--- design/flow/design.v ---
`timescale 1ns / 1ps
module signalReceive(clk, rst, SCK, MOSI, byteReceived, dataByte, SSEL);
input clk;
input rst;
input SCK, SSEL, MOSI;
output byteReceived;
output [7:0] dataByte;
reg [2:0] bitcnt;
reg byte_received;   
reg [7:0] byte_data_received;
assign byteReceived = byte_received;
assign dataByte = byte_data_received;
reg [2:0] SCKr;  
reg [2:0] SSELr;  
reg [1:0] MOSIr; 
always @(posedge clk) 
begin
  if (rst)
    SCKr <= 3'b000;
  else
    SCKr <= {SCKr[1:0], SCK};
end
wire SCK_risingedge = (SCKr[2:1]==2'b01);   
wire SCK_fallingedge = (SCKr[2:1]==2'b10);   
always @(posedge clk) 
begin
  if (rst)
    SSELr <= 3'b111;
  else
    SSELr <= {SSELr[1:0], SSEL};
end
wire SSEL_active = ~SSELr[1];   
wire SSEL_startmessage = (SSELr[2:1]==2'b10);   
wire SSEL_endmessage = (SSELr[2:1]==2'b01);   
always @(posedge clk) 
begin
  MOSIr <= {MOSIr[0], MOSI};
end
wire MOSI_data = MOSIr[1];
always @(posedge clk)
begin
  if(rst)
  begin
    bitcnt <= 3'b000;
  end
  else if(~SSEL_active)
  begin
    bitcnt <= 3'b000;
  end
  else
  begin
    if(SCK_risingedge)
    begin
      bitcnt <= bitcnt + 3'b001;
      byte_data_received <= {byte_data_received[6:0], MOSI_data};
    end
  end
end
always @(posedge clk)
begin    
  if (rst)
    byte_received <= 1'b0;
  else
    byte_received <= SSEL_active && SCK_risingedge && (bitcnt==3'b111);
end 
endmodule
module sending(clk, rst, SCK, MISO, SSEL, data, signalReceived, byteSent);
input clk;
input rst;
input SCK;
output MISO;
input SSEL;
input [7:0] data;
input signalReceived;
output byteSent;
reg byte_sent;
assign byteSent = byte_sent;
reg [7:0] byte_data_sent;
reg byte_sent_2clk;
reg [2:0] cnt;
reg [2:0] SCKr;  
always @(posedge clk) 
begin
 if (rst)
   SCKr <= 3'b000;
 else
   SCKr <= {SCKr[1:0], SCK};
end
wire SCK_risingedge = (SCKr[2:1]==2'b01);   
wire SCK_fallingedge = (SCKr[2:1]==2'b10);   
reg [2:0] SSELr;  
always @(posedge clk) 
begin
  if (rst)
    SSELr <= 3'b111;
  else
    SSELr <= {SSELr[1:0], SSEL};
end
wire SSEL_active = ~SSELr[1];   
wire SSEL_startmessage = (SSELr[2:1]==2'b10);   
wire SSEL_endmessage = (SSELr[2:1]==2'b01);   
always @(posedge clk) 
begin
  if(rst)
  begin
    cnt <= 3'b000;
    byte_data_sent <= 8'h00;
  end
  else if(signalReceived)
  begin
    if(~SSEL_active) 
    begin
      cnt<=3'b000;   
    end
    else
    begin
      if(byte_sent_2clk)
      begin
        byte_data_sent <= data;
      end
      if(SCK_risingedge)
      begin
        cnt <= cnt + 3'b001;
        byte_data_sent <= {byte_data_sent[6:0], 1'b0};
      end
    end
  end
end
always @(posedge clk)
begin
  if(rst)
  begin
    byte_sent_2clk <= 1'b0;
    byte_sent <= 1'b0;
  end
  else if(signalReceived)
  begin
    if (byte_sent_2clk)
    begin
      byte_sent_2clk <= 1'b0;
    end
    if (byte_sent)
    begin
      byte_sent_2clk <= 1'b1;
      byte_sent <= SSEL_active && SCK_risingedge && (cnt==3'b111);
    end
    else
    begin
      byte_sent <= SSEL_active && SCK_risingedge && (cnt==3'b111);
    end
  end
end
assign MISO = byte_data_sent[7];   
endmodule
`timescale 1ns / 1ps
module signalProcess(clk, rst, SCK, MOSI, MISO, SSEL);
input clk;
input rst;
input SCK, SSEL, MOSI;
output MISO;
wire [7:0] dataByte;
wire [7:0] sendByte;
reg [7:0] compressedX [63:0];
reg [6:0] inputCounter;
wire byte_received;
reg signalReceived;
wire byteSent;
integer i;
integer j;
assign sendByte = compressedX[j[5:0]];
signalReceive srA(.clk(clk), .rst(rst), .SCK(SCK), .MOSI(MOSI), .byteReceived(byte_received), .dataByte(dataByte), .SSEL(SSEL));
always @(posedge clk)
begin 
  if(rst)
  begin
    i <= 0;
    inputCounter <= 7'b0000000;
  end
  else if(~signalReceived)
  begin
    if(byte_received)
    begin
      i <= i+1;
      inputCounter <= inputCounter + 7'b0000001; 
    end
  end
end
always @(posedge clk)
begin 
  if(~rst && ~signalReceived && byte_received && i >= 0 && i < 64)
    compressedX[i[5:0]] <= dataByte;
end
always @(posedge clk)
begin
  if(rst)
    signalReceived <= 1'b0;
  else
    signalReceived <= (inputCounter == 7'b1000000);
end
sending sB(.clk(clk), .rst(rst), .SCK(SCK), .MISO(MISO), .SSEL(SSEL), .data(sendByte), .signalReceived(signalReceived), .byteSent(byteSent));
always @(posedge clk)
begin
  if(rst)
    j <= -1;
  else if(signalReceived)
  begin
    if(byteSent)
    begin
      j <= j+1;
    end 
  end
end
endmodule
--- design/flow/run.sh ---
#!/bin/bash
# the make line also repeats each setting of config.mk as NAME=value (left out here)
make -C /OpenROAD-flow-scripts/flow DESIGN_CONFIG=/design/flow/config.mk WORK_HOME=/design/flow/orfs CLKGATE_MAP_FILE= finish
--- design/flow/config.mk ---
export PLATFORM = sky130hd
export DESIGN_NAME = signalProcess
export DESIGN_NICKNAME = signalProcess
export VERILOG_FILES = /design/flow/design.v
export SDC_FILE = /design/flow/constraint.sdc
export NUM_CORES = 4
export LEC_CHECK = 0
export ABC_AREA = 0
export CAP_MARGIN = 30
export CORE_MARGIN = 3
export CORE_UTILIZATION = 16
export CTS_CLUSTER_SIZE = 85
export GPL_ROUTABILITY_DRIVEN = 0
export HOLD_SLACK_MARGIN = 0.18
export PLACE_DENSITY_LB_ADDON = 0.25
export SETUP_SLACK_MARGIN = 0.17
export SLEW_MARGIN = 20
export TNS_END_PERCENT = 100
--- design/flow/constraint.sdc ---
create_clock -name core_clock -period 3.1 [get_ports {clk}]
set_input_delay 0.6200 -clock core_clock [delete_from_list [all_inputs] [get_ports {clk}]]
set_output_delay 0.6200 -clock core_clock [all_outputs]
set_load 0.01 [all_outputs]
==> reports/notes.md, run 1 <==
The xor-xnor portion of the synthesized cell area is 1.27%. After Yosys synthesis, AND-OR and OR-AND compound gates account for 2.69% of the synthesized area. The startpoint of the tightest hold check path is srA.MOSIr[0]. The run gives 23400 sq um as the cell area after synthesis.

The commonest cells after synthesis are 520 x edfxtp_1, 131 x nor2_1, 126 x mux4_2. The worst setup path is captured at a flip-flop. The leakage power in the latest report is 8.97 nW. Buffers added to address setup during post-CTS repair amount to 0. Hold analysis shows the worst path with a depth of 0. The maximum clock frequency is 385 MHz, and the number of clock sinks seen by CTS is 596. Total global-route track usage over all layers is 8.13%. For the count of H-tree levels built during CTS, the log shows 3. The minimum clock period works out to 2.60 ns. Fraction of synthesized area in multiplexers: 13.4%.

Entering global routing, the biggest net connects 66 pins. Global routing put the most usage on met2. The run gives 15300 as the number of inserted filler cells in the final layout.

For reference, the critical path cell chain is nor4_1 -> nand4_1 -> nor2_1 -> nand3_1 -> buf_4 -> nor2_1 -> buf_4. The vertical die dimension reported for this design is 388 um. Hold is met by 0.332 ns. The initial antenna violation count came out at 0. The logs give 3 for the tally of yosys warning messages and 48.3% for the clock group share of total power. Post-synthesis, Yosys gives the total cell area as 23400 sq um.

The tools report the number of violations of the max-capacitance limit as 0. The number of DRC violations after detailed-routing iteration 0 is 976, and the number of vias per cell after detailed routing is 3.60. The detailed-route DRC error count is 0. The largest single stage delay on the critical path is 0.38 ns. Global routing used 11.1% of the available met1 tracks. Per the breakdown, switching nets consume 19.8% of all power. The number of I/O pins is 6. In the final report, the number of hold violations comes to 0. Start-to-end type of the worst setup path: reg2reg. The count of different cell masters after synthesis was 54; the met3 layer usage reported by global route was 1.44%. STA classifies the critical path startpoint as a flip-flop. Looking at the gate-level netlist, the highest instance count belongs to edfxtp_1.

The run gives 18.0 um for the final routed wire length divided by cell count. The worst min-delay path category was reg2reg. After technology mapping, the gate count stands at 1317. The detailed router reported a total wirelength of 61.3 mm. The tools report the total clock buffers created by CTS as 71.

For reference, the post-synthesis area per instance comes to 17.8 sq um. The tool warning count for the run is 29. The cell-mix breakdown from Yosys lists the adder-cell area share as 0.481%. TritonCTS built the clock tree. In this run the power density over the cells is 583 nW/um^2. The skew report gives the latency at the later pin of the worst-skew pair as 0.61 ns. The tools report the sequential cell area fraction in the yosys report as 73.3%. For reference, the top cells by area after synthesis are edfxtp_1 67%, mux4_2 12%, dfxtp_1 6.5%, nor2_1 2.1%, nand2_1 1.3%. Routing resource usage on met2 recorded by global route was 13.0%. The aggregate global routing overflow is 0, and the share of the synthesized area in the top cell type is 66.8%. The power report puts the net switching power at 3.31 mW. For the worst endpoint data arrival time, the log shows 2.89 ns.

The pin closest to its max-slew limit shows a slew of 0.910 ns. Looking at the worst setup and hold paths, the clock pins of their registers show a slew of 0.06 ns. The number of global-route vias before repair is 13000, and the number of input and output port buffers inserted is 5. The area taken by multi-input combinational cells is reported as 5840 sq um. The routed layout has 12200 vias. Clock tree root buffer cell: clkbuf_16. Cell with the largest stage delay on the worst path: nor4_1.

In this run, power in flip-flops and latches comes to 8.61 mW. The die is 388 um wide. The overall chip area came out at 151000 sq um. The cell family contributing the most delay on the critical path is simple AND/OR/NAND/NOR gates. The flow ran to the end and the layout has no timing, DRC or antenna violations. The first global-routing pass estimated 91.4 mm of wire. Counting flops with an async set or reset pin after synthesis yields a share of 0%.

The total of hold buffers inserted after clock tree synthesis is 0. The tools report the number of failing setup endpoints in the final timing report as 0. The critical path maximum fanout is 8. The largest power group is registers. With the maximum clock path buffer count at 3, the utilization of the core after routing is 19.9%. The total buffers and inverters traversed by the critical path came out at 2. The aggregate negative setup slack is 0 ns. Number of nets with antenna violations after routing: 0. The report lists the number of standard-cell rows as 139.

With the cell internal power dissipation at 13.4 mW, the floorplan net count is 1331. STA shows the worst reg2reg path with a cell count of 7. STA lists the startpoint of the worst register-to-register path as i[18].

The OpenROAD report gives the critical path a required time of 3.39 ns. Yosys stat counts 1317 cells in the synthesized netlist. The tools report the initial core utilization as 16.2%. Pins over their slew limit in the final report were tallied at 0. In this run the register-to-register setup slack is 0.50 ns.

Endpoint of the worst-slack reg-to-reg timing path: compressedX[53][3]. Setup repair after global routing left no endpoint under its margin. Final critical-path share of the clock period: 83.9%. Among the non-sequential cells, multiplexers take the most area.

Measured against its own limit, the worst slew margin works out to 39.2%. Combinational cells account for 0.3% of the total power. The commonest register cell is edfxtp_1. The area fraction in and, or, nand and nor cells works out to 7.10%. The critical path runs through a total of 7 cells. With the combinational power at 0.0482 mW, the count of library flops with an enable pin is 520.

After the last flow step, the layout net total stands at 1460. According to the timing report, the critical path is launched from i[18]. The area added between synthesis and finish came out at 22.6%. Per the synth log, the flip-flop and latch total comes to 596. The logs give 0.339 mV for the worst ir drop on vdd and 0 for the diode insertion count for antenna repair. The run gives 0.0320 ns for the final clock skew. The tools report the capturing element of the worst setup path as compressedX[53][3]. In this run, post-CTS repair resized a total of 0 instances.

End point of the worst hold path: srA.MOSIr[1]. The wire-length estimate of the detail-placed layout is 38.7 mm. Area of the core: 144000 sq um. Per the synthesis report, the dominant area consumer among library cells is edfxtp_1. The sequential cells in the finished layout cover a total of 17100 sq um. Summed over the clock group, the power is 8.07 mW.

The count of TritonRoute iterations in the first routing pass was 5; the sequential power share was 51.5%.
-- metrics by stage --
stage	total power [mW]	area [sq um]	setup WS, ns	std cells
2_1_floorplan	8.80	23400	0.786	1317
4_1_cts	17.0	28700	0.403	3405
3_3_place_gp	8.82	26400	0.151	3276
6_report	16.7	28700	0.501	3405
5_1_grt	17.3	28700	0.185	3405
3_5_place_dp	8.82	26400	0.153	3276
-- layer usage --
layer,vias up,share of wire [%],wire length (um)
li1,5496,-,-
met1,6390,46,28300
met2,280,47,28800
met3,82,4.7,2870
met4,0,2.2,1380
met5,-,0,0
-- layout make-up --
cell class | count | share of cell area [%]
Clock inverter | 35 | 1.12
Inverter | 11 | 0.144
Sequential cell | 596 | 59.8
Timing Repair Buffer | 125 | 3.56
Multi-Input combinational cell | 641 | 20.4
Tap cell | 1903 | 8.30
Clock buffer | 94 | 6.71
==> run 2: changes to the inputs <==
ABC_AREA = not set   (was 0)
CAP_MARGIN = 20   (was 30)
CORE_MARGIN = 2   (was 3)
CORE_UTILIZATION = 72   (was 16)
CTS_CLUSTER_SIZE = 13   (was 85)
GPL_ROUTABILITY_DRIVEN = not set   (was 0)
HOLD_SLACK_MARGIN = not set   (was 0.18)
PLACE_DENSITY_LB_ADDON = 0.02   (was 0.25)
SETUP_SLACK_MARGIN = -0.12   (was 0.17)
SLEW_MARGIN = 40   (was 20)
TNS_END_PERCENT = not set   (was 100)
clock period = 2.52 ns   (was 3.1 ns; I/O delays follow)
==> run 2 against run 1 <==
  * Flip-flop count did not move
  * Clock skew fell by 0.015 ns
  * Die size fell by 77%
  * Register-to-register slack got worse by 0.42 ns
  * Cell count fell by 44%
  * Via count rose by 7.1%
  * Clock-buffer cell count fell by 12
  * Non-clock buffer count rose by 15
  * Utilization rose by 63 points
  * Sequential power rose by about 20%
  * Setup slack got worse by 0.42 ns
  * Area after synthesis did not move
==> reports/notes.md, run 2 <==
Post-layout instance area: 26500 sq um (-7.6%). The setup slack after placement is 0.110 ns (-0.0432 ns), and the number of nets with antenna violations after routing is 0 (unchanged). With the final routed wire length divided by cell count at 28.4 um (+58%), the combinational power is 0.0597 mW. The tools report the startpoint of the tightest hold check path as srA.MOSIr[0]. The combinational group share of total power came out at 0.3% (about the same). The average size of a mapped cell was 17.8 sq um (unchanged); the initial core utilization was 73.6% (+57 points). The run gives 0 (unchanged) for the aggregate global routing overflow. Synthesized-area fraction occupied by ao, oa, aoi and oai cells: 2.69% (unchanged). The run gives 0.799 ns (-0.111 ns) for the slew at the pin closest to its max-slew limit. With the number of cells on the worst reg-to-reg path at 7 (unchanged), the count of library flops with an enable pin is 520 (unchanged). The area fraction in full adders, half adders and majority gates was 0.481% (unchanged). The delay contributed by the slowest stage of the critical path was 0.37 ns (about the same). The register clock-pin slew on the reported worst setup and hold paths was 0.06 ns (about the same).

For the worst reg-to-reg path, the endpoint reported by OpenROAD is compressedX[55][6]. The run gives 0 (unchanged) for the hold violation total from the final report. Broken down by cell family, the worst path's largest delay share belongs to simple AND/OR/NAND/NOR gates.

The most critical setup path has its endpoint at compressedX[55][6]. The share of the synthesized area in the top cell type is 66.8% (unchanged). The static leakage was 8.83 nW (-1.6%). Kind of start point of the critical path: a flip-flop. The run gives 3 (unchanged) as the maximum clock path buffer count. The worst ir drop on vdd is 1.01 mV (+200%). The yosys-reported design area after synthesis came out at 23400 sq um (unchanged). In the synthesized netlist, the cells that appear most often are 520 x edfxtp_1, 131 x nor2_1, 126 x mux4_2.

The run gives 5840 sq um (unchanged) as the total area of multi-input combinational cells. The cell internal power dissipation is 15.3 mW (+14%). The number of DRC violations after detailed-routing iteration 0 came out at 1792 (+84%). The worst path setup slack after routing was 0.0841 ns (-0.417 ns); the cell area after synthesis was 23400 sq um (unchanged). The biggest slice of the total power is consumed by registers. The utilization of the core after routing is 83.3% (+63 points), and the sequential-cell power consumption is 10.6 mW (+20%).

The largest net degree at the start of global routing was 66 (unchanged). The number of I/O pins is 6 (unchanged). Number of clock sinks seen by CTS: 596 (unchanged). For the switching power, the log shows 3.52 mW (+6.4%). Most repeated cell in the gate-level netlist after synthesis: edfxtp_1.

The final weighted congestion recorded by global placement is 0.926. The logic depth of the worst setup path including buffers works out to 7 (unchanged). For the flip-flop and latch area, the log shows 17100 sq um (unchanged). The floorplan die width is 184 um (-53%).

The worst setup path is captured at a flip-flop. The run gives 54 (unchanged) as the count of different cell masters after synthesis. Clock tree root buffer cell: clkbuf_16. The minimum hold slack came out at 0.342 ns (+0.0103 ns).

The worst hold path terminates at srA.MOSIr[1]. The largest fanout on the critical path works out to 8 (unchanged). Max-slew violation total from the final report: 0 (unchanged). Number of vias per cell after detailed routing: 6.83 (+90%). The flow ran to the end and the layout has no timing, DRC or antenna violations. The cell count after synthesis was 1317 (unchanged); the overall chip area was 33900 sq um (-77%).

Per STA, the worst path is made up of nor4_1 -> nand4_1 -> nor2_1 -> buf_4 -> nand2_1 -> nor2_1 -> buf_4. Async set-or-reset flop fraction in the synthesized netlist: 0% (unchanged). The run gives 13000 (-0.29%) as the number of global-route vias before repair. Area of the core: 31800 sq um (-78%).

With the tally of yosys warning messages at 3 (unchanged), the number of cells on the worst hold path is 0 (unchanged). The run gives 1460 (unchanged) as the final net count. The count of H-tree levels built during CTS is 2 (-1), and the all-layer global routing usage is 33.6% (+26 points). The area fraction in and, or, nand and nor cells is 7.10% (unchanged), and the initial antenna violation count is 0 (unchanged). The final total power was 18.8 mW (+12%).

The source of the worst register-to-register timing path is i[19]. The area added between synthesis and finish is 13.3%. The net switching share of the total power was 18.7% (-1.1 points); the sequential cell area fraction in the yosys report was 73.3% (unchanged). With the number of failing setup endpoints in the final timing report at 0 (unchanged), the maximum clock frequency is 411 MHz (+6.7%). The aggregate negative setup slack came out at 0 ns (unchanged). The number of inserted filler cells in the final layout was 1444 (-91%).

The tools report the startpoint of the worst setup timing path as i[19]. The number of gates resized after CTS came out at 0 (unchanged). TritonCTS built the clock tree. The worst endpoint data arrival time came out at 2.72 ns (-0.17 ns). Vertical die dimension: 184 um (-53%). The number of input and output port buffers inserted came out at 5 (unchanged). The tools report the number of vias after detailed routing as 13100 (+7.1%). The fraction of synthesized area in multiplexers was 13.4% (unchanged); the total instance count after detailed placement was 1823 (-44%). For the sequential power share, the log shows 56.3% (+4.8 points). Among the non-sequential cells, multiplexers take the most area. The run gives 0.59 ns (-0.02 ns) as the clock latency on the worst-skew pair. The tools report the clock group share of total power as 43.4% (-4.9 points). The leading register cell type out of synthesis is edfxtp_1.

With the detailed-route DRC error count at 0 (unchanged), the number of standard cells reported by yosys is 1317 (unchanged). With the minimum clock period at 2.44 ns (-0.163 ns), the max-slew headroom at the worst pin is 46.4% (+7.1 points). The total clock buffers created by CTS came out at 56 (-21%).

The run gives 65 (-53%) as the site row count. Checking hold timing, the worst path is listed with class reg2reg. The number of register bits inferred by synthesis was 596 (unchanged); the placed cell area was 24700 sq um (-6.4%). The logs give 82.0 mm (-10%) for the global-route wire length before repair and 0 (unchanged) for the diode insertion count for antenna repair.

The run gives 54.6 mm (-11%) as the total wirelength of the detailed-routed design. The count of TritonRoute iterations in the first routing pass came out at 7 (+2). For reference, the most critical setup path is categorized as reg2reg. With the slack of the worst reg-to-reg path at 0.08 ns (-0.42 ns), the filler-free cell count of the finished design is 1922 (-44%). The count of warning messages emitted by the tools is 29 (unchanged). The synthesis report lists the most area-consuming cells as edfxtp_1 67%, mux4_2 12%, dfxtp_1 6.5%, nor2_1 2.1%, nand2_1 1.3%. The logs give 32.8 mm (-15%) for the HPWL after detailed placement and 2.80 ns (-0.59 ns) for the required time of the critical path.

The total buffers and inverters traversed by the critical path was 2 (unchanged). For the power in the clock group, the log shows 8.16 mW (+1%). Final clock skew: 0.0168 ns (-0.0152 ns). The cell type that accounts for the most area after synthesis is edfxtp_1. The power per standard cell area was 709 nW/um^2 (+22%); the number of violations of the max-capacitance limit was 0 (unchanged).

With the floorplan net count at 1331 (unchanged), the xor-xnor portion of the synthesized cell area is 1.27% (unchanged). The cell with the largest stage delay on the worst path is nor4_1. The logs give 0 (unchanged) for the number of buffers added for setup after CTS and 0 (unchanged) for the total of hold buffers inserted after clock tree synthesis. The run gives 96.7% (+13 points) for the final critical-path share of the clock period.
run 2: cell type report:
class | count | share of cell area, %
flip-flops and latches | 596 | 64.7
well taps | 435 | 2.05
clock buffers | 82 | 6.04
multi-input cells | 641 | 22.0
clock inverters | 17 | 0.595
inverters | 11 | 0.156
repair buffers | 140 | 4.42
run 2: metal layers:
| metal | track usage, % | part of all wire (%) |
|---|---|---|
| met2 | 54.1 | 48 |
| met1 | 47.2 | 36 |
| met3 | 6.92 | 12 |
| met5 | 0 | 0 |
| met4 | 11.4 | 3.7 |
==> run 3: changes to the inputs <==
CORE_UTILIZATION = 71   (was 72)
HOLD_SLACK_MARGIN = 0.29   (was not set)
PLACE_DENSITY_LB_ADDON = 0.26   (was 0.02)
SETUP_SLACK_MARGIN = 0.35   (was -0.12)
SLEW_MARGIN = 20   (was 40)
==> run 3 against run 2 <==
  * Still clean on timing, DRC and antenna
  * First-iteration DRC count up 31%
  * Clock power down 3.6%
  * Non-clock buffer count up 35
  * Via count up 4.6%
  * Critical path depth unchanged
  * Cell area up 2.6%
  * Fmax up 4.4%
  * Clock-buffer cell count down 2
  * Utilization up 0.44 points
  * Highest routed layer unchanged
  * Area after synthesis unchanged
==> reports/notes.md, run 3 <==
The utilization of the core after routing is 83.8% (+0.44 points), and the number of input and output port buffers inserted is 5 (unchanged). With the initial antenna violation count at 0 (unchanged), the final clock skew is 0.0214 ns (+0.00459 ns). The number of vias after detailed routing is 13700 (+4.6%), and the final routed wire length divided by cell count is 30.7 um (+7.9%). Capturing element of the worst setup path: sB.byte_data_sent[1]. The run gives 0 (unchanged) as the hold violation total from the final report.

The number of cells on the worst reg-to-reg path works out to 7 (unchanged). The worst ir drop on vdd is 0.574 mV (-43%), and the number of global-route vias before repair is 13100 (+0.89%). The tools report the final RePlAce weighted congestion as 0.885 (-4.4%). The cell count after synthesis is 1317 (unchanged). Setup repair after global routing could not meet its margin everywhere. The logs give 1495 (+2.4%) for the final net count and 1374 (-4.8%) for the number of inserted filler cells in the final layout.

With the number of failing setup endpoints in the final timing report at 0 (unchanged), the all-layer global routing usage is 34.5% (+0.82 points). The number of I/O pins is 6 (unchanged), and the number of DRC violations after detailed-routing iteration 0 is 2340 (+31%). The minimum clock period was 2.33 ns (-0.102 ns).

The largest net degree at the start of global routing is 76 (+15%), and the diode insertion count for antenna repair is 0 (unchanged). The static leakage is 9.09 nW (+2.9%), and the area added between synthesis and finish is 16.3%. Area fraction in full adders, half adders and majority gates: 0.481% (unchanged).

With the register clock-pin slew on the reported worst setup and hold paths at 0.07 ns (about the same), the aggregate global routing overflow is 0 (unchanged). The largest part of the power goes to registers. Count of warning messages emitted by the tools: 32 (+10%).

The floorplan net count was 1331 (unchanged). The signal on the critical path passes through buf_16 -> buf_4 -> mux4_2 -> nand2_1 -> a311o_1 -> a221o_1 -> a221oi_2. The count of H-tree levels built during CTS is 2 (unchanged), and the clock latency on the worst-skew pair is 0.61 ns (+0.02 ns). The cell family with the largest share of critical-path delay is AND-OR/OR-AND gates.

The number of standard cells reported by yosys is 1317 (unchanged), and the HPWL after detailed placement is 32.7 mm (-0.18%). Yosys-reported design area after synthesis: 23400 sq um (unchanged). The sequential cell area fraction in the yosys report is 73.3% (unchanged). The net switching share of the total power is 19.4% (+0.61 points). In this run the worst hold path is classified as reg2reg.

With the power in the clock group at 7.87 mW (-3.6%), the number of vias per cell after detailed routing is 6.99 (+2.4%). The power per standard cell area is 681 nW/um^2 (-4.0%), and the number of nets with antenna violations after routing is 0 (unchanged). Per the CTS log, the root buffer master is clkbuf_16. With the total wirelength of the detailed-routed design at 60.2 mm (+10%), the maximum clock path buffer count is 3 (unchanged). With the combinational group share of total power at 0.3% (about the same), the number of register bits inferred by synthesis is 596 (unchanged). The combinational power is 0.0625 mW. STA classifies the critical path startpoint as a flip-flop. Per the synth stats, the flop cell with the highest instance count is edfxtp_1.

Sequential-cell power consumption: 10.6 mW (about the same). The worst setup path is captured at a flip-flop. The aggregate negative setup slack came out at 0 ns (unchanged). The total buffers and inverters traversed by the critical path is 2 (unchanged), and the switching power is 3.58 mW (+1.7%). Count of library flops with an enable pin: 520 (unchanged).

TritonCTS built the clock tree. For the minimum hold slack, the log shows 0.331 ns (-0.0115 ns). The tally of yosys warning messages was 3 (unchanged); the floorplan die width was 186 um (+0.69%).

The synthesis report lists the most area-consuming cells as edfxtp_1 67%, mux4_2 12%, dfxtp_1 6.5%, nor2_1 2.1%, nand2_1 1.3%. The slowest stage of the critical path belongs to the cell dfxtp_4. The share of the synthesized area in the top cell type is 66.8% (unchanged), and the global-route wire length before repair is 83.8 mm (+2.2%). The biggest area consumer among synthesized cells was edfxtp_1. The most common cell in the synthesized netlist is edfxtp_1. The initial core utilization was 72.1% (-1.5 points). The run gives 0 (unchanged) as the max-slew violation total from the final report. By startpoint and endpoint, the worst setup path is classified as reg2reg.

The xor-xnor portion of the synthesized cell area works out to 1.27% (unchanged). In this run the critical register-to-register path is captured at sB.byte_data_sent[1]. The detailed-route DRC error count is 0 (unchanged), and the final critical-path share of the clock period is 92.6% (-4.1 points). For reference, the top logic cell family by area is multiplexers. The run gives 66 (+1.5%) as the site row count.

By count the netlist is led by 520 x edfxtp_1, 131 x nor2_1, 126 x mux4_2. The count of TritonRoute iterations in the first routing pass was 6 (-1); the count of different cell masters after synthesis was 54 (unchanged). With the area of the core at 32500 sq um (+2.1%), the fraction of synthesized area in multiplexers is 13.4% (unchanged).

With the async set-or-reset flop fraction in the synthesized netlist at 0% (unchanged), the cell area after synthesis is 23400 sq um (unchanged). The max-slew headroom at the worst pin was 49.1% (+2.7 points); the slew at the pin closest to its max-slew limit was 0.764 ns (-0.0351 ns). The tools report the end point of the worst hold path as srA.MOSIr[1]. Clock group share of total power: 42.5% (-0.9 points). The run gives 14.9 mW (-2.3%) as the cell internal power dissipation. The run finished with no timing, DRC or antenna violations. The required time of the critical path is 3.03 ns (+0.23 ns). The slack of the worst reg-to-reg path was 0.19 ns (+0.10 ns); the average size of a mapped cell was 17.8 sq um (unchanged). The largest fanout on the critical path was 11 (+3). The sequential power share is 57.2% (+0.9 points). The vertical die dimension was 186 um (+0.69%); the delay contributed by the slowest stage of the critical path was 0.41 ns (+0.04 ns). Area fraction in and, or, nand and nor cells: 7.10% (unchanged). The overall chip area is 34400 sq um (+1.4%). For the total clock buffers created by CTS, the log shows 56 (unchanged). The synthesized-area fraction occupied by ao, oa, aoi and oai cells was 2.69% (unchanged); the worst endpoint data arrival time was 2.84 ns (+0.12 ns).

The maximum clock frequency was 429 MHz (+4.4%); the number of violations of the max-capacitance limit was 0 (unchanged). The logic depth of the worst setup path including buffers works out to 7 (unchanged). The startpoint of the tightest hold check path was srA.MOSIr[0]. The number of cells on the worst hold path is 0 (unchanged). The number of clock sinks seen by CTS came out at 596 (unchanged).
[run 3: area by class of cell]
| class | instances | area, sq um | area share, % |
|---|---|---|---|
| flip-flops and latches | 596 | 17200 | 63.1 |
| multi-input cells | 641 | 6000 | 22.1 |
| repair buffers | 175 | 1790 | 6.59 |
| clock buffers | 80 | 1540 | 5.67 |
| well taps | 442 | 553 | 2.03 |
| clock inverters | 18 | 114 | 0.419 |
| inverters | 11 | 41.3 | 0.152 |
[run 3: repair_timing]
action | 4_1_cts | 5_1_grt
cloned | 3 | 4
endpoints found under the hold margin | 0 | 0
endpoints found under the setup margin | 85 | 299
pin swaps | 2 | 10
resized | 18 | 46
hold buffers | 0 | 0
buffers inserted | 13 | 19
[run 3: metrics by stage]
step	instance area, sq um	power (mW)	worst slack [ns]	cells
after floorplan	23400	10.8	0.277	1317
after global placement	24700	10.8	0.271	1826
after detailed placement	24700	10.8	0.197	1826
after CTS	26700	18.5	0.315	1940
after global routing	27200	18.9	0.173	1963
final	27200	18.5	0.186	1963
[run 3: metal layers]
layer	up-vias	global-route usage, %	share of wire [%]
li1	5546	-	-
met1	6860	47.5	34
met2	1081	56.3	49
met3	243	7.04	12
met4	0	11.4	4.9
met5	-	0	0
==> run 4: changes to the inputs <==
CORE_UTILIZATION = 67   (was 71)
CTS_CLUSTER_SIZE = not set   (was 13)
HOLD_SLACK_MARGIN = not set   (was 0.29)
PLACE_DENSITY_LB_ADDON = 0.0   (was 0.26)
SETUP_SLACK_MARGIN = not set   (was 0.35)
clock period = 3.23 ns   (was 2.52 ns; I/O delays follow)
==> run 4 against run 3 <==
  * Sequential share of layout area up 2.2 points
  * Still clean
  * Largest cell class unchanged
  * Synthesized cell count did not move
  * Clock power decreased by 23%
  * Register-to-register slack gained 0.31 ns
  * Global-route usage down 5.0 points
==> reports/notes.md, run 4 <==
Overall chip area: 36400 sq um (+5.8%). The largest power group is registers. The end point of the worst hold path is srA.MOSIr[1].

The run gives 1970 (+43%) as the number of inserted filler cells in the final layout. The area fraction in and, or, nand and nor cells is 7.10% (unchanged), and the number of clock sinks seen by CTS is 596 (unchanged). Xor-xnor portion of the synthesized cell area: 1.27% (unchanged). The register clock-pin slew on the reported worst setup and hold paths was 0.06 ns (about the same). The largest individual stage delay along the critical path comes from the cell dfxtp_2. Max-slew violation total from the final report: 0 (unchanged).

The floorplan die width works out to 191 um (+2.9%). The share of the synthesized area in the top cell type was 66.8% (unchanged). The number of cells on the worst reg-to-reg path is 7 (unchanged). The count of library flops with an enable pin was 520 (unchanged); the sequential cell area fraction in the yosys report was 73.3% (unchanged). The tools report the total of hold buffers inserted after clock tree synthesis as 0 (unchanged). With the count of TritonRoute iterations in the first routing pass at 8 (+2), the area added between synthesis and finish is 12.2%. The most repeated cell in the gate-level netlist after synthesis was edfxtp_1. The number of cells on the worst hold path came out at 0 (unchanged).

Per STA, the worst path is made up of buf_4 -> buf_4 -> mux4_2 -> o22ai_1 -> nor4_1 -> nor4_1 -> o211ai_1. The tools report the clock group share of total power as 42.2% (-0.3 points). The number of I/O pins came out at 6 (unchanged).

The number of buffers added for setup after CTS is 0 (-13). The tools report the final clock skew as 0.0167 ns (-0.00462 ns). The worst hold path belongs to the class reg2reg. The HPWL after detailed placement is 31.4 mm (-4.0%). The worst ir drop on vdd is 0.439 mV (-24%). The run gives 34500 sq um (+6.2%) as the area of the core. The sequential power share was 57.5% (+0.3 points); the detailed-route DRC error count was 0 (unchanged). The count of different cell masters after synthesis was 54 (unchanged). The global-route wire length before repair is 77.3 mm (-7.8%). The tools report the capturing element of the worst setup path as sB.byte_data_sent[0]. The worst path setup slack after routing came out at 0.496 ns (+0.310 ns).

For the static leakage, the log shows 8.68 nW (-4.5%). The tools report the post-layout instance area as 26200 sq um (-3.5%). Per the timing report, the most critical flop-to-flop path finishes at sB.byte_data_sent[0]. The tools report the setup slack after placement as 0.468 ns (+0.272 ns). Among the non-sequential cells, multiplexers take the most area. TritonCTS built the clock tree. The critical path is of the reg2reg type. The run gives 1331 (unchanged) for the floorplan net count. The run gives 8.26 mW (-22%) as the sequential-cell power consumption.

The initial core utilization was 67.9% (-4.2 points). For the cell internal power dissipation, the log shows 11.7 mW (-22%). The hold violation total from the final report is 0 (unchanged). Minimum clock period: 2.73 ns (+0.400 ns).

With the synthesized-area fraction occupied by ao, oa, aoi and oai cells at 2.69% (unchanged), the maximum clock path buffer count is 3 (unchanged). The average size of a mapped cell was 17.8 sq um (unchanged); the logic depth of the worst setup path including buffers was 7 (unchanged). The number of gates resized after CTS was 0 (-18). The tools report the minimum hold slack as 0.328 ns (-0.00304 ns).

The number of input and output port buffers inserted works out to 5 (unchanged). The power per standard cell area was 547 nW/um^2 (-20%). The run finished with no timing, DRC or antenna violations. The routing layer with the top usage in global route was met2.

The clock latency on the worst-skew pair is 0.60 ns (about the same). The number of vias per cell after detailed routing was 6.46 (-7.6%). Power in the clock group: 6.05 mW (-23%). Net switching share of the total power: 18.8% (-0.54 points). The tally of yosys warning messages came out at 3 (unchanged). Setup repair after global routing left no endpoint under its margin.

The number of DRC violations after detailed-routing iteration 0 was 1540 (-34%). The async set-or-reset flop fraction in the synthesized netlist came out at 0% (unchanged). The tools report the clock tree root buffer cell as clkbuf_16. The total clock buffers created by CTS is 55 (-1.8%). The tools report the number of global-route vias before repair as 12400 (-5.3%). The number of nets with antenna violations after routing is 0 (unchanged), and the yosys-reported design area after synthesis is 23400 sq um (unchanged). With the met3 layer usage reported by global route at 6.62% (-0.42 points), the max-slew headroom at the worst pin is 45.8% (-3.2 points). The leading register cell type out of synthesis was edfxtp_1. The slack of the worst reg-to-reg path was 0.50 ns (+0.31 ns). STA classifies the critical path endpoint as a flip-flop. Cell count after synthesis: 1317 (unchanged). The fraction of synthesized area in multiplexers was 13.4% (unchanged). The logs give 0.861 (-2.7%) for the final RePlAce weighted congestion and 0.3% (about the same) for the combinational group share of total power. Utilization of the core after routing: 76.2% (-7.6 points). The run gives 366 MHz (-15%) for the maximum clock frequency. For the initial antenna violation count, the log shows 0 (unchanged).

The cell family with the largest share of critical-path delay is flip-flops. The required time of the critical path came out at 3.69 ns (+0.66 ns). The total buffers and inverters traversed by the critical path is 2 (unchanged), and the aggregate negative setup slack is 0 ns (unchanged). The tools report the aggregate global routing overflow as 0 (unchanged).

The run gives 0 (unchanged) as the number of failing setup endpoints in the final timing report. Combinational cells consume a total of 0.0451 mW. With the number of vias after detailed routing at 12400 (-9.5%), the vertical die dimension is 191 um (+2.9%). The final net count was 1436 (-3.9%); the diode insertion count for antenna repair was 0 (unchanged). Number of register bits inferred by synthesis: 596 (unchanged). For the cell area after synthesis, the log shows 23400 sq um (unchanged). Routing usage on met1: 42.7% (-4.9 points).

For the count of H-tree levels built during CTS, the log shows 2 (unchanged). Placed cell area: 24500 sq um (-0.78%). The run gives 1317 (unchanged) as the number of standard cells reported by yosys. The tools report the all-layer global routing usage as 29.5% (-5.0 points). The site row count is 68 (+3.0%).

The met2 usage in global routing is 46.1% (-10 points). The largest net degree at the start of global routing came out at 66 (-13%). After synthesis, the cell types taking the most area are edfxtp_1 67%, mux4_2 12%, dfxtp_1 6.5%, nor2_1 2.1%, nand2_1 1.3%. The delay contributed by the slowest stage of the critical path was 0.84 ns (+0.43 ns); the area fraction in full adders, half adders and majority gates was 0.481% (unchanged). With the largest fanout on the critical path at 21 (+10), the total wirelength of the detailed-routed design is 51.0 mm (-15%). The count of warning messages emitted by the tools works out to 29 (-9.4%). Looking at hold timing, the worst path starts from srA.MOSIr[0].

The number of violations of the max-capacitance limit is 0 (unchanged). The run gives 84.6% (-8.0 points) for the final critical-path share of the clock period. The worst setup path is launched from a flip-flop. The run gives 3.20 ns (+0.36 ns) for the worst endpoint data arrival time. Sorting the synthesized cells by how often they occur yields 520 x edfxtp_1, 131 x nor2_1, 126 x mux4_2. The final routed wire length divided by cell count works out to 26.5 um (-14%).

Of all cell types, the one taking the most synthesized area is edfxtp_1. The switching power was 2.70 mW (-25%); the slew at the pin closest to its max-slew limit was 0.813 ns (+0.0486 ns).
==> run 4: metal layers <==
layer  vias to the layer above  share of wire, %
met5                         -                 0
met4                         0               2.5
met3                        83               9.0
met2                       582                49
met1                      6312                40
li1                       5446                 -
==> run 4: metrics by stage <==
stage | total power [mW] | instances
after floorplan | 8.45 | 1317
after global placement | 8.46 | 1819
after detailed placement | 8.47 | 1819
after CTS | 14.4 | 1922
after global routing | 14.7 | 1923
final | 14.4 | 1923
==> run 4: final cells by class <==
type / count / area (sq um) / area share (%)
sequential: 596 / 17100 / 65.3
multi-input combinational: 641 / 5840 / 22.3
clock buffer: 78 / 1580 / 6.01
timing repair buffer: 117 / 956 / 3.64
tap: 455 / 569 / 2.17
clock inverter: 25 / 114 / 0.434
inverter: 11 / 41.3 / 0.157
==> run 5: changes to the inputs <==
CAP_MARGIN = 15   (was 20)
CORE_MARGIN = 3   (was 2)
CORE_UTILIZATION = 40   (was 67)
PLACE_DENSITY_LB_ADDON = not set   (was 0.0)
TNS_END_PERCENT = 55   (was not set)
clock period = 10.0 ns   (was 3.23 ns; I/O delays follow)
==> run 5 against run 4 <==
  * Still clean on timing, DRC and antenna
  * Sequential power down 68%
  * Sequential share of layout area rose by 0.075 points
  * Register-to-register slack better by 5.9 ns
  * Die size is 69% higher
  * Global-route usage down 11 points
  * Total power fell by 65%
  * Non-clock buffer count fell by 93
  * Worst hold slack gained 0.0043 ns
  * Largest cell class unchanged
==> reports/notes.md, run 5 <==
The minimum clock period was 4.66 ns. The utilization of the core after routing is 45.3% (-31 points), and the final routed wire length divided by cell count is 25.9 um (-2.5%). The number of DRC violations after detailed-routing iteration 0 was 1430 (-7.1%); the synthesized-area fraction occupied by ao, oa, aoi and oai cells was 2.69% (unchanged).

The total wirelength of the detailed-routed design is 55.4 mm (+8.6%). The run gives 1.27% (unchanged) for the xor-xnor portion of the synthesized cell area. The area fraction in full adders, half adders and majority gates came out at 0.481% (unchanged). Area fraction in and, or, nand and nor cells: 7.10% (unchanged). The yosys-reported design area after synthesis is 23400 sq um (unchanged), and the delay contributed by the slowest stage of the critical path is 0.89 ns (+0.05 ns). The final clock skew was 0.0188 ns (+0.00205 ns); the number of failing setup endpoints in the final timing report was 0 (unchanged). The tools report the final RePlAce weighted congestion as 0.831 (-3.5%). The number of cells on the worst hold path came out at 0 (unchanged).

The total clock buffers created by CTS is 56 (+1.8%). For the power in the clock group, the log shows 2.33 mW (-61%). Clock tree synthesis selected as its root buffer the cell clkbuf_16. With the floorplan die width at 248 um (+30%), the area of the core is 57800 sq um (+68%). For the post-layout instance area, the log shows 26200 sq um (-0.11%). The largest power group is registers. The final net count is 1344 (-6.4%), and the max-slew headroom at the worst pin is 31.6% (-14 points). The run gives 32.4 mm (+3.2%) as the HPWL after detailed placement.

Most repeated cell in the gate-level netlist after synthesis: edfxtp_1. With the area added between synthesis and finish at 12.1%, the count of library flops with an enable pin is 520 (unchanged). Number of inserted filler cells in the final layout: 4892 (+150%).

Worst endpoint data arrival time: 4.90 ns (+1.70 ns). The number of input and output port buffers inserted was 5 (unchanged); the max-slew violation total from the final report was 0 (unchanged). The largest net degree at the start of global routing is 66 (unchanged), and the share of the synthesized area in the top cell type is 66.8% (unchanged). Start-to-end type of the worst setup path: in2reg.

The global-route wire length before repair came out at 81.5 mm (+5.4%). The aggregate global routing overflow is 0 (unchanged), and the register clock-pin slew on the reported worst setup and hold paths is 0.06 ns (about the same). The logs give 53.2% (-4.3 points) for the sequential power share and 0 (unchanged) for the number of gates resized after CTS. The largest fanout on the critical path works out to 31 (+48%).

Leading register cell type out of synthesis: edfxtp_1. The total of hold buffers inserted after clock tree synthesis was 0 (unchanged); the count of warning messages emitted by the tools was 29 (unchanged). Overall chip area: 61400 sq um (+69%). The startpoint of the tightest hold check path is srA.MOSIr[0]. Setup repair after global routing left no endpoint under its margin. The total instance count after detailed placement was 2037 (+12%); the async set-or-reset flop fraction in the synthesized netlist was 0% (unchanged). The number of vias per cell after detailed routing is 5.63 (-13%).

The commonest cells after synthesis are 520 x edfxtp_1, 131 x nor2_1, 126 x mux4_2. The tools report the maximum clock frequency as 215 MHz. Number of I/O pins: 6 (unchanged). With the power per standard cell area at 191 nW/um^2 (-65%), the net switching share of the total power is 18.4% (-0.46 points). The cell count after synthesis is 1317 (unchanged). The total buffers and inverters traversed by the critical path was 2 (unchanged).

For the number of clock sinks seen by CTS, the log shows 596 (unchanged). The tools report the cell area after synthesis as 23400 sq um (unchanged). The run gives 12100 (-2.9%) for the number of vias after detailed routing. Sorting the synthesized cells by area gives the leading types as edfxtp_1 67%, mux4_2 12%, dfxtp_1 6.5%, nor2_1 2.1%, nand2_1 1.3%.

The run gives 10.24 ns (+6.55 ns) as the required time of the critical path. The site row count was 88 (+29%). STA classifies the critical path endpoint as a flip-flop. The number of global-route vias before repair is 12000 (-3.7%). With the detailed-route DRC error count at 0 (unchanged), the clock latency on the worst-skew pair is 0.61 ns (about the same).

For the initial antenna violation count, the log shows 0 (unchanged). The switching power came out at 0.921 mW (-66%). The critical path ends at compressedX[30][1]. With the worst ir drop on vdd at 0.152 mV (-65%), the logic depth of the worst setup path including buffers is 7 (unchanged). The count of H-tree levels built during CTS came out at 2 (unchanged). The end point of the worst hold path is srA.MOSIr[1]. Average size of a mapped cell: 17.8 sq um (unchanged). The number of register bits inferred by synthesis works out to 596 (unchanged).

Tally of yosys warning messages: 3 (unchanged). The biggest area consumer among synthesized cells was edfxtp_1. The tools report the endpoint of the worst-slack reg-to-reg timing path as compressedX[30][1]. The tools report the clock group share of total power as 46.5% (+4.3 points). The run finished with no timing, DRC or antenna violations. For the count of different cell masters after synthesis, the log shows 54 (unchanged). Slew at the pin closest to its max-slew limit: 1.02 ns (+0.210 ns). The logs give 73.3% (unchanged) for the sequential cell area fraction in the yosys report and 3 (unchanged) for the maximum clock path buffer count. The final critical-path share of the clock period works out to 46.6% (-38 points). The all-layer global routing usage was 18.3% (-11 points). The worst register-to-register path begins at i[10].

The tools report the number of violations of the max-capacitance limit as 0 (unchanged). Of the combinational cells, the family taking the most area is multiplexers. STA classifies the critical path startpoint as a primary input. The tools report the initial core utilization as 40.5% (-27 points). The number of nets with antenna violations after routing is 0 (unchanged), and the filler-free cell count of the finished design is 2142 (+11%).

The number of cells on the worst reg-to-reg path came out at 5 (-2). The tools report the static leakage as 8.31 nW (-4.3%). The logs give 0 (unchanged) for the diode insertion count for antenna repair and 1331 (unchanged) for the floorplan net count. The tightest min-delay check is of the reg2reg type.

The largest individual stage delay along the critical path comes from the cell nand4_1. Vertical die dimension: 248 um (+30%). The startpoint of the worst setup timing path was rst. With the placed cell area at 24200 sq um (-1.5%), the fraction of synthesized area in multiplexers is 13.4% (unchanged). The number of buffers added for setup after CTS came out at 0 (unchanged).

The run gives 0 ns (unchanged) as the aggregate negative setup slack. Number of standard cells reported by yosys: 1317 (unchanged). The tools report the combinational group share of total power as 0.3% (about the same).

TritonCTS built the clock tree. Cell family with the largest share of critical-path delay: simple AND/OR/NAND/NOR gates. The logs give 4.09 mW (-65%) for the cell internal power dissipation and 0.0142 mW for the combinational power. With the slack of the worst reg-to-reg path at 6.40 ns (+5.90 ns), the sequential-cell power consumption is 2.67 mW (-68%). The count of TritonRoute iterations in the first routing pass came out at 5 (-3).

The cell sequence reported for the critical path is buf_2 -> buf_4 -> nor4_1 -> nand4_1 -> nor2_1 -> nand4_1 -> nor2_1. The hold violation total from the final report was 0 (unchanged).
[run 5: layer usage]
layer / global-route usage, % / wire (um) / up-vias
li1: - / - / 5259
met1: 25.8 / 23400 / 6184
met2: 28.6 / 26000 / 512
met3: 3.52 / 4210 / 107
met4: 6.28 / 1800 / 0
met5: 0 / 0 / -
[run 5: layout make-up]
class | count | area [sq um] | area share, %
Multi-Input combinational cell | 641 | 5840 | 22.3
Tap cell | 765 | 957 | 3.65
Clock inverter | 38 | 547 | 2.09
Inverter | 11 | 41.3 | 0.158
Sequential cell | 596 | 17100 | 65.4
Timing Repair Buffer | 24 | 188 | 0.716
Clock buffer | 67 | 1490 | 5.70
[run 5: through the flow]
step           power (mW)  setup WS, ns  hold slack [ns]
2_1_floorplan        2.73          6.31            0.310
3_3_place_gp         2.73          4.92            0.313
3_5_place_dp         2.73          4.80            0.318
4_1_cts              5.05          5.44            0.334
5_1_grt              5.16          5.28            0.338
6_report             5.01          5.34            0.332
==> run 6: changes to the inputs <==
CAP_MARGIN = 40   (was 15)
CORE_MARGIN = 2   (was 3)
CORE_UTILIZATION = 72   (was 40)
CTS_CLUSTER_SIZE = 51   (was not set)
PLACE_DENSITY_LB_ADDON = 0.0   (was not set)
SETUP_SLACK_MARGIN = 0.21   (was not set)
TNS_END_PERCENT = not set   (was 55)
clock period = 2.52 ns   (was 10.0 ns; I/O delays follow)
==> run 6 against run 5 <==
  * Global-route usage rose by 16 points
  * Worst hold slack got worse by 0.0051 ns
  * Clock power rose to 3.5 times the previous value
  * Critical endpoint is now sB.byte_data_sent[0]
  * Cell count fell by 8.8%
  * Non-clock buffer count rose by 143
  * Highest routed layer unchanged
  * Critical path type is now reg2reg
  * Register-to-register slack got worse by 6.2 ns
==> reports/notes.md, run 6 <==
The average size of a mapped cell is 17.8 sq um (unchanged), and the power per standard cell area is 702 nW/um^2 (+270%). The run gives 24800 sq um (+2.5%) for the placed cell area. The worst hold path terminates at srA.MOSIr[1]. The count of different cell masters after synthesis is 54 (unchanged), and the initial core utilization is 73.6% (+33 points).

The delay contributed by the slowest stage of the critical path is 0.56 ns (-0.33 ns), and the cell count after synthesis is 1317 (unchanged). The aggregate negative setup slack was 0 ns (unchanged); the sequential power share was 56.3% (+3.1 points). The endpoint of the worst-slack reg-to-reg timing path is sB.byte_data_sent[0].

According to the hold report, the worst path is of the reg2reg type. The run gives 33900 sq um (-45%) for the overall chip area. The required time of the critical path was 2.97 ns (-7.27 ns). The number of failing setup endpoints in the final timing report came out at 0 (unchanged). Logic depth of the worst setup path including buffers: 7 (unchanged).

Number of vias after detailed routing: 13200 (+9.7%). The number of I/O pins came out at 6 (unchanged). The endpoint kind of the worst setup timing path is a flip-flop. The filler-free cell count of the finished design is 1953 (-8.8%), and the floorplan die width is 184 um (-26%). The hold violation total from the final report was 0 (unchanged). The largest net degree at the start of global routing is 66 (unchanged). Final RePlAce weighted congestion: 0.941 (+13%). The run gives 5 (unchanged) as the count of TritonRoute iterations in the first routing pass. With the number of vias per cell after detailed routing at 6.78 (+20%), the wire length on met3 is 6.20 mm (+47%). Share of the synthesized area in the top cell type: 66.8% (unchanged). The run gives 5 (unchanged) for the number of input and output port buffers inserted.

Setup repair after global routing could not meet its margin everywhere. The tally of yosys warning messages was 3 (unchanged). The final routed wire length divided by cell count was 29.0 um (+12%). The run gives 596 (unchanged) as the number of clock sinks seen by CTS. The run gives 19.0% (+0.66 points) for the net switching share of the total power. For the cell internal power dissipation, the log shows 15.2 mW (+270%).

Per STA, the worst path is made up of buf_12 -> buf_16 -> mux4_2 -> o211ai_1 -> nor2_1 -> nor4_2 -> o211ai_1. The number of cells on the worst reg-to-reg path works out to 7 (+2). The final net count was 1486 (+11%). Cell with the largest stage delay on the worst path: mux4_2.

The total wirelength of the detailed-routed design came out at 56.6 mm (+2.3%). The flow ran to the end and the layout has no timing, DRC or antenna violations. The tools report the clock group share of total power as 43.4% (-3.1 points). The main logic family after synthesis is multiplexers. The run gives 0.58 ns (-0.03 ns) for the clock latency on the worst-skew pair. The count of warning messages emitted by the tools is 30 (+3.4%), and the total clock buffers created by CTS is 55 (-1.8%). Kind of start point of the critical path: a flip-flop.

Largest power group: registers. The global-route wire length before repair was 83.8 mm (+2.8%); the number of global-route vias before repair was 13200 (+11%). The run gives 0.3% (about the same) as the combinational group share of total power.

The switching power was 3.58 mW (+290%). The start-to-end type of the worst setup path is reg2reg. With the xor-xnor portion of the synthesized cell area at 1.27% (unchanged), the worst ir drop on vdd is 0.812 mV (+430%). With the count of H-tree levels built during CTS at 2 (unchanged), the area fraction in and, or, nand and nor cells is 7.10% (unchanged). Most used cell along the critical path: o211ai_1.

The sequential cell area fraction in the yosys report is 73.3% (unchanged), and the all-layer global routing usage is 34.6% (+16 points). Final critical-path share of the clock period: 91.7% (+45 points). The largest fanout on the critical path was 10 (-68%); the register clock-pin slew on the reported worst setup and hold paths was 0.06 ns (about the same). For the site row count, the log shows 65 (-26%). Looking at the gate-level netlist, the highest instance count belongs to edfxtp_1. The area of the core was 31800 sq um (-45%). The synthesized-area fraction occupied by ao, oa, aoi and oai cells is 2.69% (unchanged), and the number of nets with antenna violations after routing is 0 (unchanged). For this run, the leading register cell type out of synthesis is edfxtp_1. TritonCTS built the clock tree. The run gives 26800 sq um (+2.2%) as the post-layout instance area. With the max-slew headroom at the worst pin at 44.7% (+13 points), the vertical die dimension is 184 um (-26%). The power in the clock group is 8.16 mW (+250%), and the number of DRC violations after detailed-routing iteration 0 is 2001 (+40%). The logs give 0 (unchanged) for the total of hold buffers inserted after clock tree synthesis and 0 (unchanged) for the max-slew violation total from the final report. The highest metal layer carrying signal wires in the routed design is met4.

The async set-or-reset flop fraction in the synthesized netlist was 0% (unchanged). After synthesis, the most frequently instantiated cells are 520 x edfxtp_1, 131 x nor2_1, 126 x mux4_2. Subtracting the final worst setup slack from the clock period gives 2.31 ns.

The aggregate global routing overflow was 0 (unchanged). The tools report the detailed-routed wire length on met2 as 28.0 mm (+7.8%). The tree is rooted in a clkbuf_16. Total buffers and inverters traversed by the critical path: 2 (unchanged). Slack of the worst reg-to-reg path: 0.21 ns (-6.19 ns). The worst endpoint data arrival time came out at 2.76 ns (-2.14 ns). The slew at the pin closest to its max-slew limit is 0.824 ns (-0.199 ns), and the number of standard cells reported by yosys is 1317 (unchanged). The run gives 23400 sq um (unchanged) for the yosys-reported design area after synthesis. Fraction of synthesized area in multiplexers: 13.4% (unchanged). The floorplan net count came out at 1331 (unchanged).

The synthesized design spends more area on one cell type than any other, namely edfxtp_1. The tools report the diode insertion count for antenna repair as 0 (unchanged). The run gives 0.0160 ns (-0.00280 ns) for the final clock skew. The number of register bits inferred by synthesis works out to 596 (unchanged). The logs give 10.6 mW (+300%) for the sequential-cell power consumption and 3 (unchanged) for the maximum clock path buffer count. The count of library flops with an enable pin was 520 (unchanged); the cell area after synthesis was 23400 sq um (unchanged).

The tools report the initial antenna violation count as 0 (unchanged). Grouping stages by cell kind, the critical path spends the most delay in multiplexers. Number of violations of the max-capacitance limit: 0 (unchanged). For the detailed-route wire length on metal 1, the log shows 19.9 mm (-15%). The maximum clock frequency came out at 433 MHz. The number of cells on the worst hold path is 0 (unchanged). Capturing element of the worst setup path: sB.byte_data_sent[0]. With the static leakage at 8.99 nW (+8.1%), the total instance count after detailed placement is 1829 (-10%). Relative to the synthesized area, the layout overhead comes to 14.5%. The HPWL after detailed placement is 32.6 mm (+0.81%), and the combinational power is 0.0616 mW. The area fraction in full adders, half adders and majority gates was 0.481% (unchanged). The tools report the utilization of the core after routing as 84.2% (+39 points). The tools report the detailed-route DRC error count as 0 (unchanged). The main area contributors are edfxtp_1 67%, mux4_2 12%, dfxtp_1 6.5%, nor2_1 2.1%, nand2_1 1.3%. Looking at hold timing, the worst path starts from srA.MOSIr[0].
-- run 6: final cells by class --
type                            count  area (sq um)
Clock buffer                       76          1560
Clock inverter                     27           205
Fill cell                        1403          5010
Inverter                           11          41.3
Multi-Input combinational cell    641          5880
Sequential cell                   596         17100
Tap cell                          435           544
Timing Repair Buffer              167          1410
-- run 6: through the flow --
stage               hold slack (ns)  setup WS, ns  power, mW
finish                        0.327         0.208       18.8
global route                  0.331         0.160       19.2
CTS                           0.328         0.234       18.8
detailed placement            0.313       0.00580       10.9
global placement              0.312       -0.0396       10.9
floorplan                     0.310         0.277       10.8
-- run 6: what timing repair did --
item | 4_1_cts | 5_1_grt
resized | 3 | 6
setup buffers | 6 | 15
pin swaps | 0 | 2
endpoints found under the setup margin | 61 | 91
-- run 6: metal layers --
layer | vias to the layer above | GRT usage (%)
li1 | 5533 | -
met1 | 6636 | 47.2
met2 | 883 | 56.0
met3 | 182 | 7.09
met4 | 0 | 14.3
met5 | - | 0
==> run 7: changes to the inputs <==
CAP_MARGIN = 20   (was 40)
CORE_UTILIZATION = 71   (was 72)
CTS_CLUSTER_SIZE = not set   (was 51)
PLACE_DENSITY_LB_ADDON = not set   (was 0.0)
SETUP_SLACK_MARGIN = 1.71   (was 0.21)
clock period = 5.8 ns   (was 2.52 ns; I/O delays follow)
==> run 7 against run 6 <==
  * Utilization decreased by 5.3 points
  * Total power decreased by 56%
  * Global-route usage decreased by 1.2 points
  * Flip-flop count unchanged
  * Cell area decreased by 4.3%
  * Setup slack improved by 1.9 ns
  * Sequential power decreased by 57%
  * Largest power group unchanged
  * Cell count decreased by 7.0%
  * Sequential share of layout area increased by 2.9 points
  * Clock power decreased by 55%
  * Via count decreased by 5.9%
  * Register-to-register slack improved by 2.1 ns
==> reports/notes.md, run 7 <==
The number of I/O pins is 6 (unchanged). The minimum clock period is 3.73 ns, and the number of clock sinks seen by CTS is 596 (unchanged). The number of cells on the worst reg-to-reg path was 5 (-2).

The number of standard cells reported by yosys was 1317 (unchanged). The maximum clock frequency is 268 MHz. The total wirelength of the detailed-routed design came out at 54.9 mm (-3.1%). The run gives 7.10% (unchanged) for the area fraction in and, or, nand and nor cells.

The tools report the source of the worst register-to-register timing path as i[10]. The final net count came out at 1342 (-9.7%). The diode insertion count for antenna repair was 0 (unchanged); the worst ir drop on vdd was 0.432 mV (-47%).

The run gives 3.70 mW (-55%) as the power in the clock group. The commonest register cell is edfxtp_1. Looking at the hold checks, the worst path lands on srA.MOSIr[1]. The largest fanout on the critical path is 8 (-2), and the clock group share of total power is 44.4% (+1.0 points). The switching power was 1.57 mW (-56%). The number of input and output port buffers inserted is 5 (unchanged), and the sequential power share is 55.3% (-1.0 points). The largest part of the power goes to registers. The logs give 0 (unchanged) for the total of hold buffers inserted after clock tree synthesis and 0.3% (about the same) for the combinational group share of total power.

The tools report the area of the core as 32500 sq um (+2.1%). The static leakage came out at 8.22 nW (-8.5%). Sequential cell area fraction in the yosys report: 73.3% (unchanged).

Among all cell types in the netlist, the one instantiated most often is edfxtp_1. The final routed wire length divided by cell count is 30.2 um (+4.2%). The run gives 81.1 mm (-3.2%) as the global-route wire length before repair. The run gives 23400 sq um (unchanged) as the cell area after synthesis. Clock tree root buffer cell: clkbuf_16.

The run gives 0 (unchanged) for the number of violations of the max-capacitance limit. The count of TritonRoute iterations in the first routing pass is 6 (+1), and the number of global-route vias before repair is 12100 (-8.6%). The main logic family after synthesis was multiplexers. The run gives 2 (unchanged) as the count of H-tree levels built during CTS. The cell internal power dissipation is 6.75 mW (-56%). Logic depth of the worst setup path including buffers: 6 (-1). The power per standard cell area was 325 nW/um^2 (-54%).

The all-layer global routing usage is 33.4% (-1.2 points). The run gives 0.0252 mW for the combinational power. The most critical setup path has its endpoint at compressedX[45][5].

The final critical-path share of the clock period came out at 64.4% (-27 points). Broken down by cell family, the worst path's largest delay share belongs to simple AND/OR/NAND/NOR gates. Largest net degree at the start of global routing: 75 (+14%). The run gives 12500 (-5.9%) as the number of vias after detailed routing. Per STA, the startpoint of the critical path is rst. Sorting the Yosys area breakdown by cell type puts at the top edfxtp_1. The delay contributed by the slowest stage of the critical path is 0.87 ns (+0.31 ns), and the total instance count after detailed placement is 1713 (-6.3%). The total buffers and inverters traversed by the critical path works out to 1 (-1).

The largest individual stage delay along the critical path comes from the cell nand3_1. The run gives 1.63 ns (+1.62 ns) for the setup slack after placement. The type recorded for the worst min-delay path is reg2reg. The final clock skew is 0.0144 ns (-0.00157 ns). By count the netlist is led by 520 x edfxtp_1, 131 x nor2_1, 126 x mux4_2. The max-slew headroom at the worst pin is 29.4% (-15 points), and the worst path setup slack after routing is 2.07 ns (+1.86 ns).

The run gives 5850 sq um (-0.51%) as the total area of multi-input combinational cells. Setup repair after global routing left no endpoint under its margin. The critical path is of the in2reg type. The initial antenna violation count is 0 (unchanged).

The number of gates resized after CTS was 0 (-3); the net switching share of the total power was 18.8% (-0.19 points). The main area contributors are edfxtp_1 67%, mux4_2 12%, dfxtp_1 6.5%, nor2_1 2.1%, nand2_1 1.3%. The tally of yosys warning messages came out at 3 (unchanged). The tools report the clock latency on the worst-skew pair as 0.58 ns (about the same). The run gives 17.8 sq um (unchanged) for the average size of a mapped cell.

The tools report the HPWL after detailed placement as 32.5 mm (-0.45%). The number of DRC violations after detailed-routing iteration 0 came out at 1721 (-14%). Synthesized-area fraction occupied by ao, oa, aoi and oai cells: 2.69% (unchanged). The number of buffers added for setup after CTS was 0 (-6). The run gives 66.8% (unchanged) for the share of the synthesized area in the top cell type.

The worst endpoint data arrival time is 3.94 ns (+1.18 ns), and the overall chip area is 34400 sq um (+1.4%). The number of vias per cell after detailed routing was 6.85 (+1.1%). The slew at the pin closest to its max-slew limit was 1.06 ns (+0.235 ns). The number of cells on the worst hold path is 0 (unchanged), and the required time of the critical path is 6.00 ns (+3.03 ns). The cell count after synthesis is 1317 (unchanged), and the number of inserted filler cells in the final layout is 1752 (+25%).

Initial core utilization: 72.1% (-1.5 points). The count of library flops with an enable pin came out at 520 (unchanged). Most used cell along the critical path: nor2_1. With the fraction of synthesized area in multiplexers at 13.4% (unchanged), the count of warning messages emitted by the tools is 31 (+3.3%). The run gives 0 (unchanged) as the max-slew violation total from the final report. The worst setup path is captured at a flip-flop.

The yosys-reported design area after synthesis came out at 23400 sq um (unchanged). The count of different cell masters after synthesis is 54 (unchanged), and the filler-free cell count of the finished design is 1817 (-7.0%). The area fraction in full adders, half adders and majority gates works out to 0.481% (unchanged).

For the number of nets with antenna violations after routing, the log shows 0 (unchanged). The register clock-pin slew on the reported worst setup and hold paths was 0.06 ns (about the same). TritonCTS built the clock tree. The run gives 0 ns (unchanged) as the aggregate negative setup slack.

The flow ran to the end and the layout has no timing, DRC or antenna violations. The xor-xnor portion of the synthesized cell area came out at 1.27% (unchanged). The endpoint of the worst-slack reg-to-reg timing path was compressedX[45][5]. The vertical die dimension was 186 um (+0.69%). The flow measured a signed area growth from synthesis to layout of 9.58%. The floorplan net count was 1331 (unchanged). Traced cell by cell, the critical path runs through buf_2 -> nor4_1 -> nand4_1 -> nor2_1 -> nand3_1 -> nor2_1. The sequential-cell power consumption was 4.60 mW (-57%). For the aggregate global routing overflow, the log shows 0 (unchanged). The floorplan die width works out to 186 um (+0.69%).

The run gives 17100 sq um (about the same) for the flip-flop and latch area. The site row count was 66 (+1.5%). The final RePlAce weighted congestion was 0.888 (-5.6%). The hold violation total from the final report is 0 (unchanged), and the detailed-route DRC error count is 0 (unchanged). For the slack of the worst reg-to-reg path, the log shows 2.33 ns (+2.12 ns). With the async set-or-reset flop fraction in the synthesized netlist at 0% (unchanged), the number of failing setup endpoints in the final timing report is 0 (unchanged). The maximum clock path buffer count came out at 3 (unchanged). The startpoint of the tightest hold check path was srA.MOSIr[0]. The tools report the kind of start point of the critical path as a primary input. The number of register bits inferred by synthesis was 596 (unchanged); the total clock buffers created by CTS was 55 (unchanged).
[run 7: metal layers]
| metal | GRT usage, % | part of all wire, % | up-vias | wire length [um] |
|---|---|---|---|---|
| met5 | 0 | 0 | - | 0 |
| met4 | 10.6 | 3.4 | 0 | 1890 |
| met3 | 5.73 | 11 | 123 | 5910 |
| met2 | 52.3 | 48 | 830 | 26500 |
| met1 | 49.5 | 38 | 6254 | 20700 |
| li1 | - | - | 5246 | - |
[run 7: final cells by class]
cell class | instances | share of cell area [%]
Clock buffer | 66 | 5.53
Clock inverter | 38 | 1.68
Inverter | 11 | 0.161
Multi-Input combinational cell | 641 | 22.8
Sequential cell | 596 | 66.9
Tap cell | 442 | 2.16
Timing Repair Buffer | 23 | 0.752
[run 7: metrics by stage]
stage	utilization [%]	hold slack (ns)	total power [mW]	area, sq um
final	79.0	0.341	8.32	25600
after global routing	79.0	0.345	8.48	25600
after CTS	79.0	0.343	8.33	25600
after detailed placement	73.3	0.329	4.71	23800
after global placement	73.3	0.312	4.71	23800
after floorplan	-	0.310	4.70	23400
No activity file was given, so power comes from the tool's default toggle rates.
